rev 12:
==> flow/design.v (excerpt) <==
module recon_top_level#(parameter WIDTH = 15)( 
input [WIDTH:0] Xo, Zo , Yo,
input clk,
input ext_reset,
input [1:0] sel,
output [WIDTH:0] mac_out,
output [WIDTH:0] f,
input af_en,
output complete
);
==> flow/config.mk <==
export PLATFORM = sky130hd
export DESIGN_NAME = recon_top_level
export DESIGN_NICKNAME = recon_top_level
export VERILOG_FILES = /design/flow/design.v
export SDC_FILE = /design/flow/constraint.sdc
export NUM_CORES = 4
export LEC_CHECK = 0
export ABC_AREA = 1
export CAP_MARGIN = 20
export CORE_ASPECT_RATIO = 1.32
export CORE_MARGIN = 2
export CORE_UTILIZATION = 72
export CTS_CLUSTER_DIAMETER = 400
export CTS_CLUSTER_SIZE = 98
export SETUP_SLACK_MARGIN = -0.15
export SLEW_MARGIN = 20
==> flow/constraint.sdc <==
create_clock -name core_clock -period 2.55 [get_ports {clk}]
set_input_delay 0.5100 -clock core_clock [delete_from_list [all_inputs] [get_ports {clk}]]
set_output_delay 0.5100 -clock core_clock [all_outputs]
set_load 0.01 [all_outputs]
run.sh (not shown) runs the stock make flow with config.mk's settings and CLKGATE_MAP_FILE=.
In the summary table, rev 12 is marked failed, with error DPL-0033 raised in detailed placement.
Edits applied to the flow inputs when going from rev 12 to rev 13:
-- flow/config.mk --
<<< rev 12, line 8
export ABC_AREA = 1
>>> rev 13, line 8
<<< rev 12, line 10
export CORE_ASPECT_RATIO = 1.32
>>> rev 13, line 9
<<< rev 12, line 12
export CORE_UTILIZATION = 72
export CTS_CLUSTER_DIAMETER = 400
export CTS_CLUSTER_SIZE = 98
export SETUP_SLACK_MARGIN = -0.15
>>> rev 13, line 10
export CORE_UTILIZATION = 11
==> flow/constraint.sdc <==
create_clock -name core_clock -period 9.1 [get_ports {clk}]
set_input_delay 1.8200 -clock core_clock [delete_from_list [all_inputs] [get_ports {clk}]]
set_output_delay 1.8200 -clock core_clock [all_outputs]
set_load 0.01 [all_outputs]
- The remaining runs in rev 12 and rev 13 completed every stage, whereas rev 12 halted early.
- Of rev 13 and rev 12, the lower die size belongs to rev 12.
- Going from rev 12 to rev 13, sequential fraction of the synthesis area shrinks by 1.0 points.
- Cell row count of rev 13 exceeds that of rev 12 by more than 100%.
- On pre-placement core utilization: rev 13 sits below rev 12.
- Number of cell instances after yosys synthesis (rev 13 over rev 12): decrease, 372
- From rev 12 to rev 13 the numbers moved as follows: synthesized area per cell higher; simple-gate area share of the yosys netlist now sits lower; post-synthesis chip area from yosys grew by 3.9%.
- On rev 13: placer congestion estimate is 0.18 lower than what rev 12 gave.
- Relative to rev 12, overall die height has gone up in rev 13.

---

Setup of job 1701:
The RTL this note starts from:
==> flow/design.v <==
`timescale 1ns / 1ps
module add_sub #(parameter WIDTH = 15)(
input signed [WIDTH:0] a,b,
input sel, 
output signed [WIDTH:0] out
);
wire [WIDTH+1:0] sum;
assign sum = sel?a-b:a+b;
assign out = {sum[WIDTH+1],sum[WIDTH-1:0]};
endmodule
`timescale 1ns / 1ps
module mux #(parameter WIDTH = 15)(
input [WIDTH:0] a,b,
input sel,
output [WIDTH:0]out
);
assign out = sel?b:a;
endmodule
`timescale 1ns / 1ps
module shifter#(parameter WIDTH = 15)(
input signed [WIDTH:0] a,
output signed [WIDTH:0] b,
input m , 
input [3:0] i
);
assign b = m? (a)>>>i :((i!=0)?(a)>>>(i-1):a);
endmodule
`timescale 1ns / 1ps
module rom#(parameter WIDTH = 15)(
input clk,
input sel ,
input [3:0] i,
output [WIDTH:0] rom_out
    );
 reg [WIDTH:0] rom_mem [0:19] ;
 initial begin
 rom_mem[0] =  16'b0000010000000000;
 rom_mem[1] =  16'b0000001000000000;
 rom_mem[2] =  16'b0000000100000000;
 rom_mem[3] =  16'b0000000010000000;
 rom_mem[4] =  16'b0000000001000000;
 rom_mem[5] =  16'b0000000000100000;
 rom_mem[6] =  16'b0000000000010000;
 rom_mem[7] =  16'b0000000000001000;
 rom_mem[8] =  16'b0000000000000100;
 rom_mem[9] =  16'b0000000000000010;
 rom_mem[10] =  16'b0000001000110010;
 rom_mem[11] =  16'b0000000100000110;
 rom_mem[12] =  16'b0000000010000001;
 rom_mem[13] =  16'b0000000001000000;
 rom_mem[14] =  16'b0000000000100000;
 rom_mem[15] =  16'b0000000000010000;
 rom_mem[16] =  16'b0000000000001000;
 rom_mem[17] =  16'b0000000000000100;
 rom_mem[18] =  16'b0000000000000010;
 rom_mem[19] =  16'b0000000000000001;
 end   
 assign rom_out = sel?rom_mem[i+9]:rom_mem[i-1];
endmodule
`timescale 1ns / 1ps
module recon_controlpath(
input clk,reset,
output reg selmx,selmy,selmz,
output reg [3:0]  i
);
reg start;
always @ (posedge clk) begin
    if(reset) begin 
        i <= 0;
        selmx <= 0;
        selmy <= 0;
        selmz <= 0; 
        start <= 1;
    end
    else if(start) begin
        if(i!=0) begin
        selmx <= 1;
        selmy <= 1;
        selmz <= 1; 
        end
        if(i != 10) begin
         i <= i+1;
        end
        else if (i==10) begin
            start <= 0;
            i <= 0;
            selmx <= 0;
            selmy <= 0;
            selmz <= 0; 
        end
    end
end
endmodule
`timescale 1ns / 1ps
module recon_datapath#(parameter WIDTH = 15)(
input clk,
input m,div,
input [WIDTH:0] Xo,Yo,Zo ,
input selmx,selmy,selmz,
output reg [WIDTH:0] Xout,Yout, Zout,
input [WIDTH:0] z_rom,
input [3:0] i
);
wire [WIDTH:0] x_mux, y_mux , z_mux;
wire [WIDTH:0] x_asout, y_asout , z_asout; 
wire [WIDTH:0] x_fout;
mux m_x(Xo , Xout , selmx , x_mux);
mux m_y(Yo , Yout , selmy , y_mux);
mux m_z(Zo , Zout , selmz , z_mux);
reg [WIDTH:0] Xi , Yi , Zi;
wire di = div?(~y_mux[15]):z_mux[15];
always @ (posedge clk) begin 
if(i!=0) begin
    Xout <= x_fout;
    Yout <= y_asout;
    Zout <= z_asout;
end
end
wire [WIDTH:0] x_sft, y_sft; 
shifter shftx(x_mux ,x_sft ,m, i);
shifter shfty(y_mux ,y_sft,m, i);
add_sub X_as(x_mux , y_sft ,di, x_asout);
add_sub Y_as(y_mux , x_sft ,di, y_asout);
add_sub Z_as(z_mux , z_rom ,~(di), z_asout);
mux m_xout(x_mux, x_asout , m , x_fout);
endmodule
`timescale 1ns / 1ps
module recon#(parameter WIDTH = 15)(
input clk,reset,m,div,
input [WIDTH:0] Xo, Yo ,Zo,
output [WIDTH:0] Xout , Yout , Zout,
output [3:0] i
);
wire selmx,selmy,selmz;
wire [WIDTH:0] rom_out ;
recon_datapath dt(clk,m,div,Xo,Yo,Zo,selmx, selmy,selmz,Xout, Yout, Zout ,rom_out, i);
recon_controlpath ct(clk,reset,selmx,selmy,selmz,i);
rom rm(clk,m,i,rom_out);
endmodule
`timescale 1ns / 1ps
module latch#(parameter WIDTH=15)(
input [WIDTH:0] Xout,Yout,Zout,
input [3:0] i,
input clk,reset,
output reg [WIDTH:0] X_H,Y_H,Z_H,
input af_en);
always@(posedge clk) begin
    if(reset) begin
        X_H<=16'b0;
        Y_H<=16'b0;
        Z_H<=16'b0;
    end
    else if(i==10&af_en)begin
        X_H<=16'b0000010011010100;
        Y_H<=16'b0;
        Z_H<=Yout;
    end
end
endmodule
`timescale 1ns / 1ps
module ResetLogic#(parameter WIDTH=15 )(
input ext_reset,
input clk,
output reg reset1,reset2,reset3,complete
);
reg [5:0] counter;
always@(posedge clk)begin
    if(ext_reset) begin
        reset1<=1;
        reset2<=1;
        reset3 <=1;
        complete <= 0;
        counter<=0;
    end
    else if(counter==0)begin
        counter<=counter+1;
        reset1<=0;
    end
    else if(counter==11) begin
        reset2<=0;
        counter <= counter + 1;
    end
    else if (counter == 22) begin 
        reset3 <= 0;
        counter <= counter + 1;
    end
    else if(counter ==33) begin
        complete <= 1;
    end
    else if(counter <34) begin 
        counter <= counter + 1;
    end
end
endmodule
`timescale 1ns / 1ps
module Neuron#(parameter WIDTH=15)(
input [WIDTH:0] Xo,Yo,Zo,
input clk,reset,
output [WIDTH:0] Sin_H,Cos_H,Z, 
output reset3,complete,
output [WIDTH:0] Yout,
input af_en
);
wire reset1,reset2;
wire zz;
assign Z=Yout;
wire[WIDTH:0] Xout,Zout;
wire [3:0] i1,i2;
wire [WIDTH:0] X_H,Y_H,Z_H;
reg [3:0] i1_d;
ResetLogic RL(reset,clk,reset1,reset2,reset3,complete);
recon linear(clk,reset1,1'b0,1'b0,Xo, Yo ,Zo,Xout , Yout , Zout, i1);
always @(posedge clk) i1_d <= i1;
latch l1(Xout,Yout,Zout, i1_d,clk,reset1,X_H,Y_H,Z_H,af_en);
recon hyperbolic(clk,reset2,1'b1,1'b0,X_H,Y_H,Z_H,Cos_H,Sin_H,zz,i2);
endmodule
`timescale 1ns / 1ps
module recon_top_level#(parameter WIDTH = 15)( 
input [WIDTH:0] Xo, Zo , Yo,
input clk,
input ext_reset,
input [1:0] sel,
output [WIDTH:0] mac_out,
output [WIDTH:0] f,
input af_en,
output complete
);
wire [WIDTH:0] z, coshz, sinhz;
wire reset3;
Neuron #(WIDTH)inneuron(Xo,Yo,Zo,clk,ext_reset, sinhz,coshz,z,reset3,complete,mac_out,af_en);
wire sign_z=z[WIDTH];
wire [WIDTH:0]relu ;
assign relu=sign_z?0:z;
wire [WIDTH:0] ez, ez_1;
add_sub #(WIDTH) adder1(coshz, sinhz, sel[0], ez);
add_sub #(WIDTH) adder2(ez, 16'b0000010000000000, sel[0], ez_1);
wire [WIDTH:0] w2,w3;
wire [WIDTH:0] divisor , dividend;
mux  #(WIDTH)m1(ez, coshz, sel[0], w2);
mux #(WIDTH) m2(ez_1, sinhz, sel[0], w3);
wire [WIDTH:0] div_out;
assign divisor =  {w3[15], (w3[14:0]>>2) };
assign dividend = {w2[15], (w2[14:0]>>2) };
wire [WIDTH:0] X_divout,Y_divout;
recon #(WIDTH) r_div(
 clk,reset3,1'b0,1'b1,
divisor, dividend ,16'b0,
 X_divout , Y_divout , div_out
);
assign f=sel[1]?(sel[0]?mac_out:relu):div_out;  
endmodule
clock: 12.9 ns
lec_check: 0
abc_area: 1
cap_margin: 20
core_margin: 6
core_utilization: 46
cts_cluster_diameter: 246
cts_cluster_size: 100
gpl_routability_driven: 0
min_routing_layer: met1
place_density: 0.79
setup_slack_margin: 3.63
slew_margin: 40
tns_end_percent: 35
Job 1701 finished end to end and its layout was clean on timing, DRC and antenna.
[inputs] job 5603 vs job 1701
- CELL_PAD_IN_SITES_DETAIL_PLACEMENT newly set to 1
- CTS_CLUSTER_SIZE removed (was 100)
- SETUP_SLACK_MARGIN changed from 3.63 to 1.63
- PLACE_DENSITY removed (was 0.79)
- CORE_UTILIZATION changed from 46 to 71
- CTS_CLUSTER_DIAMETER removed (was 246)
- TNS_END_PERCENT changed from 35 to 45
- PLACE_DENSITY_LB_ADDON newly set to 0.02
- CORE_ASPECT_RATIO newly set to 1.4
- HOLD_SLACK_MARGIN newly set to 0.11
- ABC_AREA changed from 1 to 0
## What came out
Job 5603 is listed as incomplete: the tool reported an error in detailed placement (3_5_place_dp) and the run ended there. [compare] base=job 1701 new=job 5603: mean cell area of the mapped netlist now larger, synthesized area now larger. Compared with job 1701, job 5603 shows a lower overall die width. Summary: with job 1701 as the reference, area of the die in job 5603 moved down by more than a quarter. AND-OR/OR-AND share of the synthesized area sits higher in job 5603 than in job 1701. In the reports for job 5603 and job 1701, the smaller number of instances in the synthesized netlist belongs to job 5603.
Modified inputs, job 2909 compared to job 5603
- removing CELL_PAD_IN_SITES_DETAIL_PLACEMENT (formerly 1)
- changing PLACE_DENSITY_LB_ADDON from 0.02 to 0.14
- changing ABC_AREA from 0 to 1
- removing HOLD_SLACK_MARGIN (formerly 0.11)
- removing CORE_ASPECT_RATIO (formerly 1.4)
### Flow results
[job 2909 vs job 5603] area fraction in compound gates: lower in job 2909. Against job 5603, job 2909 comes in 10 points lower on fraction of synthesized area in multiplexers. Job 2909 closes out successfully: all stages finished, all timing, DRC and antenna checks passed. Across both runs, die boundary height was lower for job 2909 than for job 5603. Job 5603 -> job 2909: cell count in the Yosys report increased by more than 10%. Diff job 2909 and job 5603: die outline area higher in job 5603. Side by side, fraction of synthesized cell area in xor and xnor cells turned out higher in job 2909 than in job 5603. Of job 2909 and job 5603, the run reporting the lower area of the placeable core was job 2909. Re post-synthesis sequential area ratio: job 2909 and job 5603 aren't equal, and the lower value belongs to job 5603.
